job 101:
==> flow/design.v (excerpt) <==
  module cfs_aligner#(
    parameter ALGN_DATA_WIDTH = 32,
    parameter FIFO_DEPTH      = 8,
    localparam int unsigned APB_ADDR_WIDTH    = 16,
    localparam int unsigned APB_DATA_WIDTH    = 32,
    localparam int unsigned ALGN_OFFSET_WIDTH = ALGN_DATA_WIDTH <= 8 ? 1 : $clog2(ALGN_DATA_WIDTH/8),
    localparam int unsigned ALGN_SIZE_WIDTH   = $clog2(ALGN_DATA_WIDTH/8)+1
  ) (
    input wire clk,
    input wire reset_n,
    input wire[APB_ADDR_WIDTH-1:0]    paddr,
    input wire                        pwrite,
    input wire                        psel,
    input wire                        penable,
    input wire[APB_DATA_WIDTH-1:0]    pwdata,
    output wire                       pready,
    output reg[APB_DATA_WIDTH-1:0]    prdata,
    output reg                        pslverr,
    input                             md_rx_valid,
    input[ALGN_DATA_WIDTH-1:0]        md_rx_data,
    input[ALGN_OFFSET_WIDTH-1:0]      md_rx_offset,
    input[ALGN_SIZE_WIDTH-1:0]        md_rx_size,
    output reg                        md_rx_ready,
    output reg                        md_rx_err,
    output reg                        md_tx_valid,
    output reg[ALGN_DATA_WIDTH-1:0]   md_tx_data,
    output reg[ALGN_OFFSET_WIDTH-1:0] md_tx_offset,
    output reg[ALGN_SIZE_WIDTH-1:0]   md_tx_size,
    input                             md_tx_ready,
    input                             md_tx_err,
    output reg                        irq
  );
Settings: LEC_CHECK=0, CAP_MARGIN=5, CORE_MARGIN=8, CORE_UTILIZATION=31, HOLD_SLACK_MARGIN=0.03, PLACE_DENSITY_LB_ADDON=0.21, SETUP_SLACK_MARGIN=1.4, SLEW_MARGIN=40; clock period 7.08 ns.
run.sh (not shown) runs the stock make flow with config.mk's settings and CLKGATE_MAP_FILE=.
Job 101: all stages complete, timing, DRC and antenna checks passed
What job 102 does differently from job 101 at the input level:
# job 101
export LEC_CHECK = 0
export CAP_MARGIN = 5
export CORE_MARGIN = 8
export CORE_UTILIZATION = 31
export HOLD_SLACK_MARGIN = 0.03
export PLACE_DENSITY_LB_ADDON = 0.21
export SETUP_SLACK_MARGIN = 1.4
export SLEW_MARGIN = 40
create_clock -name core_clock -period 7.08 [get_ports {clk}]
# job 102
export LEC_CHECK = 0
export ABC_AREA = 1
export CAP_MARGIN = 20
export CORE_MARGIN = 2
export CORE_UTILIZATION = 66
export SLEW_MARGIN = 5
create_clock -name core_clock -period 5.68 [get_ports {clk}]
Notes after the runs:
- On core utilization before placement, the higher figure sits with job 102, not job 101.
- Job 102: number of buffers created by CTS is 8 lower than what job 101 reported.
- Job 101 has a lower non-clock inverter count in the final layout than job 102.
- Sort job 102 and job 101 by worst hold slack, ascending, and job 102 comes first.
- Per the comparison of job 102 with job 101, critical path depth climbed 13; least setup slack across all paths after layout dropped 870 ps; overall die area dropped about 55%; number of tap cells added at floorplan dropped about 54%.
- Going from job 101 to job 102, number of rows in the core area shrank by 31%.

* * *

## oak
Starting RTL as in the previous note.
// cfs_aligner
  module cfs_aligner#(
    parameter ALGN_DATA_WIDTH = 32,
    parameter FIFO_DEPTH      = 8,
    localparam int unsigned APB_ADDR_WIDTH    = 16,
    localparam int unsigned APB_DATA_WIDTH    = 32,
    localparam int unsigned ALGN_OFFSET_WIDTH = ALGN_DATA_WIDTH <= 8 ? 1 : $clog2(ALGN_DATA_WIDTH/8),
    localparam int unsigned ALGN_SIZE_WIDTH   = $clog2(ALGN_DATA_WIDTH/8)+1
  ) (
    input wire clk,
    input wire reset_n,
    input wire[APB_ADDR_WIDTH-1:0]    paddr,
    input wire                        pwrite,
    input wire                        psel,
    input wire                        penable,
    input wire[APB_DATA_WIDTH-1:0]    pwdata,
    output wire                       pready,
    output reg[APB_DATA_WIDTH-1:0]    prdata,
    output reg                        pslverr,
    input                             md_rx_valid,
    input[ALGN_DATA_WIDTH-1:0]        md_rx_data,
    input[ALGN_OFFSET_WIDTH-1:0]      md_rx_offset,
    input[ALGN_SIZE_WIDTH-1:0]        md_rx_size,
    output reg                        md_rx_ready,
    output reg                        md_rx_err,
    output reg                        md_tx_valid,
    output reg[ALGN_DATA_WIDTH-1:0]   md_tx_data,
    output reg[ALGN_OFFSET_WIDTH-1:0] md_tx_offset,
    output reg[ALGN_SIZE_WIDTH-1:0]   md_tx_size,
    input                             md_tx_ready,
    input                             md_tx_err,
    output reg                        irq
  );
clock: 11.0 ns
lec_check: 0
cap_margin: 35
cell_pad_in_sites_detail_placement: 2
core_margin: 4
core_utilization: 35
cts_cluster_diameter: 27
gpl_routability_driven: 0
hold_slack_margin: 0.11
slew_margin: 25
tns_end_percent: 45
For pine, these inputs were changed with respect to oak:
- GPL_ROUTABILITY_DRIVEN no longer set, was 0
- CTS_CLUSTER_DIAMETER no longer set, was 27
- CELL_PAD_IN_SITES_DETAIL_PLACEMENT no longer set, was 2
- CORE_MARGIN now 2, was 4
- CORE_UTILIZATION now 11, was 35
- TNS_END_PERCENT no longer set, was 45
- SLEW_MARGIN now 20, was 25
- HOLD_SLACK_MARGIN no longer set, was 0.11
- CAP_MARGIN now 20, was 35
- the clock period (ns, I/O delays scaled along) now 11.8, was 11.0
[summary]
- The worst-case headroom to the max-slew limit was comparable across oak and pine.
- Compared with oak, in pine core utilization fell by 30 points, setup slack rose by 0.63 ns, number of non-clock buffers in the layout fell by about 5%, final area rose by 470 um^2.
- Min die size across oak and pine: oak
Changes in birch relative to pine:
- swapping 11 for 63 in CORE_UTILIZATION
- swapping 11.8 for 4.98 in the clock period (ns, I/O delays scaled along)
Findings:
birch completed end to end with timing, DRC and antenna clean. Global routing usage on met3, pine and birch: smaller value in pine. Per the comparison of birch with pine, total global-route track usage increased by 28 points relative to the old numbers, final routed wirelength across all metal layers went down by about 13%, first-iteration DRC count shows an increase of about 18%, post-synth tally of flip-flops with integrated enable roughly the same, share of the cycle needed by the critical path after routing went up by 17 points. Of pine and birch, the lower initial antenna violation count belongs to birch. Sort pine and birch by worst path buffer plus inverter count, ascending, and pine comes first. Clock skew, pine and birch, higher one = pine. Worst hold slack (higher): pine. pine reports its highest metal layer used by the detailed router as met5 while birch reports met4.
Setup changes, birch to maple
- an added SETUP_SLACK_MARGIN of -0.35
- an added CTS_CLUSTER_SIZE of 48
- a change of CORE_UTILIZATION from 63 to 72
- a change of the clock period (ns, I/O delays scaled along) from 4.98 to 4.84
==> results <==
- Summary — count of fill cells added during filler insertion, maple relative to birch: lower, by 1365.
- When maple is set beside birch, its transition at the pin with the smallest max-transition slack turns out to be 0.11 ns larger.
- Row worst slack on hold paths: maple lower / birch higher
- [maple vs birch] total number of cells along the worst setup path: lower in maple
- birch ended up with more cell instances than maple did.
- As far as count of input and output buffers goes, maple and birch are indistinguishable; the numbers are identical.
- birch and maple: one clean run, birch; the rest did not finish clean.
- [flow] maple | stages: complete | final checks: fail | reason: negative setup slack
- Going from birch to maple, setup slack went down, data arrival time at the worst-slack endpoint went up.
Input-level comparison between cedar and maple:
- SLEW_MARGIN changed from 20 to 35
- GPL_TIMING_DRIVEN newly set to 1
- CAP_MARGIN changed from 20 to 10
- CTS_CLUSTER_SIZE changed from 48 to 41
- ABC_AREA newly set to 0
- PLACE_DENSITY newly set to 0.66
- SETUP_SLACK_MARGIN changed from -0.35 to 0.71
- GPL_ROUTABILITY_DRIVEN newly set to 1
- CELL_PAD_IN_SITES_DETAIL_PLACEMENT newly set to 0
[summary]
Between maple and cedar, the flow reports HPWL after detailed placement increasing slightly. Number of stages on the worst setup path (lower): cedar. cedar ended up with core.rx_fifo.rd_ptr_pop[1]$_DFFE_PN0P_ as its first element of the critical path; maple ended up with md_rx_size[2]. [cedar] count of clock-buffer cells in the layout rose 12 relative to maple. Although it ran to completion, cedar produced a layout that fails the final checks because of negative setup slack. On routed wire length, cedar does worse than maple. Going from maple to cedar, design area now sits higher, placed cell area now sits at about the same level. Between maple and cedar, first-pass GRT wire length is lower for maple, cedar comes in above that.
